==> inputs of job 3137 <==
// fixed_point_alu
module fixed_point_alu (
    input clk,
    input rst,
    input [1:0] op,           
    input signed [15:0] a,    
    input signed [15:0] b,    
    output reg signed [23:0] out,   
    output reg overflow       
);
export LEC_CHECK = 0
export ABC_AREA = 1
export CAP_MARGIN = 20
export CORE_ASPECT_RATIO = 1.37
export CORE_MARGIN = 2
export CORE_UTILIZATION = 71
export CTS_CLUSTER_DIAMETER = 332
export CTS_CLUSTER_SIZE = 96
export SLEW_MARGIN = 20
create_clock -name core_clock -period 34.2 [get_ports {clk}]
run.sh (not shown) runs the stock make flow with config.mk's settings and CLKGATE_MAP_FILE=.
==> job 7643 (differences from job 3137) <==
--- a/flow/config.mk
+++ b/flow/config.mk
@@ -7,9 +7,5 @@
 export LEC_CHECK = 0
-export ABC_AREA = 1
 export CAP_MARGIN = 20
-export CORE_ASPECT_RATIO = 1.37
 export CORE_MARGIN = 2
-export CORE_UTILIZATION = 71
-export CTS_CLUSTER_DIAMETER = 332
-export CTS_CLUSTER_SIZE = 96
+export CORE_UTILIZATION = 40
 export SLEW_MARGIN = 20
==> flow/constraint.sdc (replaced) <==
create_clock -name core_clock -period 60.0 [get_ports {clk}]
set_input_delay 12.0000 -clock core_clock [delete_from_list [all_inputs] [get_ports {clk}]]
set_output_delay 12.0000 -clock core_clock [all_outputs]
set_load 0.01 [all_outputs]
==> job 991 (differences from job 3137) <==
==> flow/config.mk (replaced) <==
export PLATFORM = sky130hd
export DESIGN_NAME = fixed_point_alu
export DESIGN_NICKNAME = fixed_point_alu
export VERILOG_FILES = /design/flow/design.v
export SDC_FILE = /design/flow/constraint.sdc
export NUM_CORES = 4
export LEC_CHECK = 0
export CAP_MARGIN = 5
export CORE_MARGIN = 2
export CORE_UTILIZATION = 68
export CTS_CLUSTER_DIAMETER = 336
export CTS_CLUSTER_SIZE = 33
export SLEW_MARGIN = 20
export TNS_END_PERCENT = 5
==> flow/constraint.sdc (replaced) <==
create_clock -name core_clock -period 56.0 [get_ports {clk}]
set_input_delay 11.2000 -clock core_clock [delete_from_list [all_inputs] [get_ports {clk}]]
set_output_delay 11.2000 -clock core_clock [all_outputs]
set_load 0.01 [all_outputs]
==> notes <==
In synthesized cell count, job 991 and job 7643 do not differ. Job 7643 went through all stages and came out clean. Job 3137 aborted during clock tree synthesis. Job 991 failed in global routing, error GRT-0232. Of job 3137 and job 991, job 991 has the higher die area (gap about 6.6%, measured against job 991). In job 991 the area after synthesis is larger than in job 3137, by about 2.7%.

* * *

==> 01-05: inputs <==
==> flow/design.v <==
module fixed_point_alu (
    input clk,
    input rst,
    input [1:0] op,           
    input signed [15:0] a,    
    input signed [15:0] b,    
    output reg signed [23:0] out,   
    output reg overflow       
);
    localparam Q8_MAX_POS = 16'sh7FFF;    
    localparam Q8_MAX_NEG = 16'sh8000;    
    localparam Q16_MAX_POS = 24'sh7FFFFF;  
    localparam Q16_MAX_NEG = 24'sh800000;  
    reg signed [31:0] mul_result;   
    reg signed [23:0] add_sub_result;
    always @(posedge clk or posedge rst) begin
        if (rst) begin
            out <= 0;
            overflow <= 0;
        end else begin
            case (op)
                2'b00: begin
                    add_sub_result = a + b;
                    if ((a > 0 && b > 0 && add_sub_result < 0) || 
                        (a < 0 && b < 0 && add_sub_result > 0)) begin
                        overflow <= 1;
                        out <= (a[15] == 1) ? Q16_MAX_NEG : Q16_MAX_POS;
                    end else begin
                        overflow <= 0;
                        out <= { {8{add_sub_result[15]}}, add_sub_result };  
                    end
                end
                2'b01: begin
                    add_sub_result = a - b;
                    if ((a > 0 && b < 0 && add_sub_result < 0) || 
                        (a < 0 && b > 0 && add_sub_result > 0)) begin
                        overflow <= 1;
                        out <= (a[15] == 1) ? Q16_MAX_NEG : Q16_MAX_POS;
                    end else begin
                        overflow <= 0;
                        out <= { {8{add_sub_result[15]}}, add_sub_result };  
                    end
                end
               2'b10: begin
    mul_result = a * b;   
    if ($signed(mul_result[31:8]) > $signed(Q16_MAX_POS)) begin
        overflow <= 1;
        out <= Q16_MAX_POS;
    end else if ($signed(mul_result[31:8]) < $signed(Q16_MAX_NEG)) begin
        overflow <= 1;
        out <= Q16_MAX_NEG;
    end else begin
        overflow <= 0;
        out <= mul_result[31:8];   
    end
end
                2'b11: begin
                    if (b == 0) begin   
                        overflow <= 1;
                        out <= (a[15] == 1) ? Q16_MAX_NEG : Q16_MAX_POS;
                    end else begin
                        out <= (a << 8) / b;
                        overflow <= 0;
                    end
                end
                default: begin
                    out <= 0;
                    overflow <= 0;
                end
            endcase
        end
    end
endmodule
==> flow/run.sh <==
#!/bin/bash
# the make line also repeats each setting of config.mk as NAME=value (left out here)
make -C /OpenROAD-flow-scripts/flow DESIGN_CONFIG=/design/flow/config.mk WORK_HOME=/design/flow/orfs CLKGATE_MAP_FILE= finish
==> flow/config.mk <==
export PLATFORM = sky130hd
export DESIGN_NAME = fixed_point_alu
export DESIGN_NICKNAME = fixed_point_alu
export VERILOG_FILES = /design/flow/design.v
export SDC_FILE = /design/flow/constraint.sdc
export NUM_CORES = 4
export LEC_CHECK = 0
export ABC_AREA = 1
export CAP_MARGIN = 20
export CORE_ASPECT_RATIO = 1.26
export CORE_MARGIN = 2
export CORE_UTILIZATION = 72
export CTS_CLUSTER_DIAMETER = 214
export CTS_CLUSTER_SIZE = 74
export MAX_ROUTING_LAYER = met5
export PLACE_DENSITY = 0.57
export SETUP_SLACK_MARGIN = 2.89
export SLEW_MARGIN = 20
export TNS_END_PERCENT = 95
==> flow/constraint.sdc <==
create_clock -name core_clock -period 30.5 [get_ports {clk}]
set_input_delay 6.1000 -clock core_clock [delete_from_list [all_inputs] [get_ports {clk}]]
set_output_delay 6.1000 -clock core_clock [all_outputs]
set_load 0.01 [all_outputs]
==> inputs of 03-06, as changes to 01-05 <==
ABC_AREA = unset   (was 1)
CORE_ASPECT_RATIO = unset   (was 1.26)
CORE_UTILIZATION = 66   (was 72)
CTS_CLUSTER_DIAMETER = 336   (was 214)
CTS_CLUSTER_SIZE = 33   (was 74)
MAX_ROUTING_LAYER = unset   (was met5)
PLACE_DENSITY = unset   (was 0.57)
SETUP_SLACK_MARGIN = unset   (was 2.89)
TNS_END_PERCENT = unset   (was 95)
==> flow/constraint.sdc (replaced) <==
create_clock -name core_clock -period 56.0 [get_ports {clk}]
set_input_delay 11.2000 -clock core_clock [delete_from_list [all_inputs] [get_ports {clk}]]
set_output_delay 11.2000 -clock core_clock [all_outputs]
set_load 0.01 [all_outputs]
==> comparison <==
03-06 finished with negative setup slack left. 01-05 never finished: it broke off in clock tree synthesis.
Against 03-06, the synthesized area of 01-05 is smaller by about 2.6%.
Of 03-06 and 01-05, 01-05 has the higher synthesized cell count (gap 8.5%, measured against 01-05).
Die area: 01-05 is lower than 03-06 (about 10%).

* * *

==> inputs of branch violet <==
// fixed_point_alu: RTL as listed in full above, without the edits since
export LEC_CHECK = 0
export CAP_MARGIN = 20
export CORE_ASPECT_RATIO = 1.26
export CORE_MARGIN = 2
export CORE_UTILIZATION = 68
export CTS_CLUSTER_DIAMETER = 338
export CTS_CLUSTER_SIZE = 21
export MAX_ROUTING_LAYER = met5
export PLACE_DENSITY = 0.66
export SETUP_SLACK_MARGIN = 5.0
export SLEW_MARGIN = 20
export TNS_END_PERCENT = 95
create_clock -name core_clock -period 57.9 [get_ports {clk}]
==> inputs of branch delta, as changes to branch violet <==
==> flow/config.mk (replaced) <==
export PLATFORM = sky130hd
export DESIGN_NAME = fixed_point_alu
export DESIGN_NICKNAME = fixed_point_alu
export VERILOG_FILES = /design/flow/design.v
export SDC_FILE = /design/flow/constraint.sdc
export NUM_CORES = 4
export LEC_CHECK = 0
export ABC_AREA = 1
export CAP_MARGIN = 20
export CORE_MARGIN = 2
export CORE_UTILIZATION = 68
export CTS_CLUSTER_SIZE = 98
export SLEW_MARGIN = 20
==> flow/constraint.sdc (replaced) <==
create_clock -name core_clock -period 78.6 [get_ports {clk}]
set_input_delay 15.7200 -clock core_clock [delete_from_list [all_inputs] [get_ports {clk}]]
set_output_delay 15.7200 -clock core_clock [all_outputs]
set_load 0.01 [all_outputs]
==> comparison <==
Branch violet never finished: it broke off in 5_1_grt. Branch delta completed with no timing, DRC or antenna violations. In branch violet the die area is higher than in branch delta, by 2.7%. Of branch violet and branch delta, branch violet has the higher area after synthesis (gap about 2.7%, measured against branch delta). In branch violet the synthesized cell count is lower than in branch delta, by about 9%.

* * *

==> job 2085: inputs <==
Starts from the design.v that is shown in full above.
Settings: LEC_CHECK=0, CAP_MARGIN=20, CORE_ASPECT_RATIO=1.26, CORE_MARGIN=2, CORE_UTILIZATION=68, CTS_CLUSTER_DIAMETER=338, CTS_CLUSTER_SIZE=21, MAX_ROUTING_LAYER=met5, PLACE_DENSITY=0.62, SETUP_SLACK_MARGIN=5.0, SLEW_MARGIN=20, TNS_END_PERCENT=95; clock period 57.9 ns.
==> inputs of job 7837, as changes to job 2085 <==
ABC_AREA = 1   (was unset)
CORE_ASPECT_RATIO = unset   (was 1.26)
CORE_UTILIZATION = 69   (was 68)
CTS_CLUSTER_DIAMETER = 332   (was 338)
CTS_CLUSTER_SIZE = 96   (was 21)
MAX_ROUTING_LAYER = unset   (was met5)
PLACE_DENSITY = unset   (was 0.62)
SETUP_SLACK_MARGIN = unset   (was 5.0)
TNS_END_PERCENT = 5   (was 95)
==> flow/constraint.sdc (replaced) <==
create_clock -name core_clock -period 34.2 [get_ports {clk}]
set_input_delay 6.8400 -clock core_clock [delete_from_list [all_inputs] [get_ports {clk}]]
set_output_delay 6.8400 -clock core_clock [all_outputs]
set_load 0.01 [all_outputs]
==> inputs of job 2638, as changes to job 2085 <==
CORE_ASPECT_RATIO = unset   (was 1.26)
CORE_UTILIZATION = 66   (was 68)
CTS_CLUSTER_DIAMETER = unset   (was 338)
CTS_CLUSTER_SIZE = unset   (was 21)
MAX_ROUTING_LAYER = met4   (was met5)
PLACE_DENSITY = unset   (was 0.62)
SETUP_SLACK_MARGIN = 2.15   (was 5.0)
TNS_END_PERCENT = 5   (was 95)
==> flow/constraint.sdc (replaced) <==
create_clock -name core_clock -period 56.0 [get_ports {clk}]
set_input_delay 11.2000 -clock core_clock [delete_from_list [all_inputs] [get_ports {clk}]]
set_output_delay 11.2000 -clock core_clock [all_outputs]
set_load 0.01 [all_outputs]
==> out/README.md <==
| Parameter | Value |
| --- | --- |
| Status | stopped before the end |
| Htree depth | 1 |
| Sink Count | 25 |
| First reported error | [ERROR GRT-0116] Global routing finished with congestion. Check the congestion regions in the DRC Viewer. |
| Share of synthesized cell area in and-or and or-and compound cells | 0.254 |
| Standard cell core area | 0.0438 mm2 |
| Halt Stage | global routing |
Source of the figures above: job 2085

==> out/README.md <==
| Parameter | Value |
| --- | --- |
| Sink Count | 25 |
| Final core occ | 0.827 |
| Total of endpoints with negative setup slack in the final report | 24 |
| Share of synthesized cell area in and-or and or-and compound cells | 0.254 |
| Post-layout worst setup margin | -0.734 ns |
| Layout check fault list | negative setup slack |
| Status | finished with violations |
| Standard cell core area | 0.0453 mm2 |
Source of the figures above: job 2638

==> out/README.md <==
| Parameter | Value |
| --- | --- |
| Halt Stage | clock tree synthesis |
| Number of warning messages in the yosys log | 1 |
| Share of synthesized cell area in and-or and or-and compound cells | 0.134 |
| First reported error | [ERROR DPL-0033] detailed placement checks failed during check placement. |
| Standard cell core area | 0.0420 mm2 |
| Status | stopped before the end |
Source of the figures above: job 7837

